## main
// computing_core
module computing_core(
clk,rst,
load_done,
activate0,
activate1,
activate2,
weight0,
weight1,
weight2,
weight3,
out_psum0,
out_psum1,
out_psum2,
out_psum3,
out_psum_vld
    );
make LEC_CHECK=0 ABC_AREA=1 CAP_MARGIN=0 CORE_ASPECT_RATIO=0.82 CORE_MARGIN=2 CORE_UTILIZATION=71 CTS_CLUSTER_SIZE=44 HOLD_SLACK_MARGIN=0.26 MAX_ROUTING_LAYER=met4 PLACE_DENSITY_LB_ADDON=0.01 SETUP_SLACK_MARGIN=1.17 SLEW_MARGIN=20 finish   # period 4.13 ns
run.sh (not shown) runs the stock make flow with config.mk's settings and CLKGATE_MAP_FILE=.
Layout checks on main: not met. Flow itself completed; violations: negative setup slack.
Input-level comparison between the feature branch and main:
- CTS_CLUSTER_SIZE changed from 44 to 34
- CORE_UTILIZATION changed from 71 to 67
- PLACE_DENSITY_LB_ADDON removed (was 0.01)
- SETUP_SLACK_MARGIN removed (was 1.17)
- MAX_ROUTING_LAYER removed (was met4)
- HOLD_SLACK_MARGIN removed (was 0.26)
- CORE_ASPECT_RATIO removed (was 0.82)
- ABC_AREA removed (was 1)
- CAP_MARGIN changed from 0 to 20
- the clock period (ns, I/O delays scaled along) changed from 4.13 to 5.62
[summary]
- The feature branch -> stages 100% | layout checks FAIL | negative setup slack
- Finished, but not clean: main, with negative setup slack.
- Taking main as 1.0, the feature branch lands at 0.840 on power density normalized to cell area.
- As far as sequential fraction of design power is concerned, the feature branch and main perform about the same.
- Final hold slack | the feature branch above main
- In the feature branch the post-synthesis share of cell area spent on and-or and or-and gates turned out 2.0 points lower than in main.
- Against main, setup slack on the worst flop-to-flop path in the feature branch came out better.
- Compared with main, chip area in the Yosys report in the feature branch decreased by a few percent.
- In the flow results for main and the feature branch, the area after synthesis is smaller on the feature branch.

---

Starting RTL as in the previous note.
clock: 3.98 ns
lec_check: 0
abc_area: 1
cap_margin: 10
core_aspect_ratio: 0.82
core_margin: 2
core_utilization: 72
cts_cluster_size: 61
hold_slack_margin: 0.26
max_routing_layer: met4
place_density_lb_addon: 0.01
setup_slack_margin: 1.17
slew_margin: 20
tns_end_percent: 70
The first run completed and failed the layout checks on antenna violations, negative setup slack.
Then changed:
- ABC_AREA: 1 -> unset
- CAP_MARGIN: 10 -> 5
- CORE_ASPECT_RATIO: 0.82 -> unset
- CTS_CLUSTER_SIZE: 61 -> unset
- HOLD_SLACK_MARGIN: 0.26 -> unset
- MAX_ROUTING_LAYER: met4 -> unset
- PLACE_DENSITY_LB_ADDON: 0.01 -> unset
- SETUP_SLACK_MARGIN: 1.17 -> 1.59
- TNS_END_PERCENT: 70 -> 5
- clock period: 3.98 -> 5.33 ns (I/O delays scaled with it)
The new run finished with antenna violations, negative setup slack left; routed wire length drops by about a fifth; sequential power drops by a quarter to a third; via count drops by a quarter to a third; sequential cell count does not change; count of clock-buffer cells in the layout climbs by 24; power drops by a quarter to a third.
Then changed:
- SETUP_SLACK_MARGIN: 1.59 -> 0.26
- TNS_END_PERCENT: 5 -> unset
The new run reached the layout checks and failed them: negative setup slack.
Clock power came out higher by about 2%.
Worst setup slack is better by 42 ps.
Fmax rises by about 0.7%.
Hold slack degrades by 8.2 ps.
Via count barely changes.
Synthesized area is unchanged.
Core utilization is lower by 0.28 points.

---

Setup of run A:
Starting RTL as in the previous note.
export LEC_CHECK = 0
export ABC_AREA = 1
export CAP_MARGIN = 20
export CORE_MARGIN = 2
export CORE_UTILIZATION = 72
export CTS_CLUSTER_DIAMETER = 400
export SETUP_SLACK_MARGIN = -0.64
export SLEW_MARGIN = 20
create_clock -name core_clock -period 6.49 [get_ports {clk}]
No crash in run A: every stage finished, but the layout fails its final checks due to negative setup slack.
#### Input delta (run B over run A)
- clearing ABC_AREA, which used to be 1
- clearing CTS_CLUSTER_DIAMETER, which used to be 400
- clearing SETUP_SLACK_MARGIN, which used to be -0.64
- swapping 72 for 33 in CORE_UTILIZATION
- swapping 6.49 for 10.1 in the clock period (ns, I/O delays scaled along)
==> comparison <==
Run B: all stages complete, timing, DRC and antenna checks passed
The violation count after the first detailed-route iteration number comes out higher for run A vs run B.
Taking run A as the reference, in run B total area of sequential cells did not really move; pin slew with the least headroom to its limit dropped 140 ps; tightest hold margin lower.
Compared to run A, the routing of run B uses less wire.
Compared run B vs run A, and count of nets after finishing is down in run B.
Any difference in number of buffers on the longest clock path between run B and run A is small enough to ignore.
--- input diff run B..run C ---
- swapping 33 for 40 in CORE_UTILIZATION
- swapping 10.1 for 6.24 in the clock period (ns, I/O delays scaled along)
[summary]
Run C: pin count of the biggest net entering global routing higher than run B. Min clock power across run C and run B: run B. Compared with run B, run C shows a lower combinational share of power. The higher detailed-route vias per instance of run C and run B is in run C. Note that the met3 wirelength from detailed routing recorded for run C amounts to 0.883 times the value seen in run B. Period utilization, run C and run B: larger value in run C.
[inputs] run D vs run C
- a change of the clock period (ns, I/O delays scaled along) from 6.24 to 4.9
--- outcome ---
- What the final checks of run D revealed, after a flow that finished every stage, was a layout that fails on negative setup slack.
- Run D vs. run C: global routing met2 resource utilization now sits lower; clock skew now sits higher.
- Looking at routability congestion estimate, run D sits 1.5% higher than run C does.
- Run D vs run C: non-clock buffer count up by more than 10%
diff inputs: run D => run E
- SETUP_SLACK_MARGIN: unset -> 1.4
- the clock period (ns, I/O delays scaled along): 4.9 -> 6.24
==> results <==
Overall power after layout (run E vs. run D) decreases by more than 10%
As of run E, post-cts repair resize count had risen by more than a quarter compared to run D.
In the reports for run E and run D, the larger clock network fraction of design power belongs to run E.
As far as xor-xnor portion of the synthesized cell area goes, run E and run D are indistinguishable; the numbers are identical.
Run E: complete, dirty (antenna violations)
Routed wire length: run E vs run D, no meaningful difference
On footprint of the flip-flops and latches, run D tracks run E almost exactly.
Any difference in global-route usage between run E and run D is small enough to ignore.
Re synthesized cell count: no difference whatsoever between run D and run E.
Compared with run D, in run E fraction of power spent switching nets neither gained nor lost much, fraction of met2 tracks used by global routing picked up an extra 0.30 points.
No activity file was given, so power comes from the tool's default toggle rates.
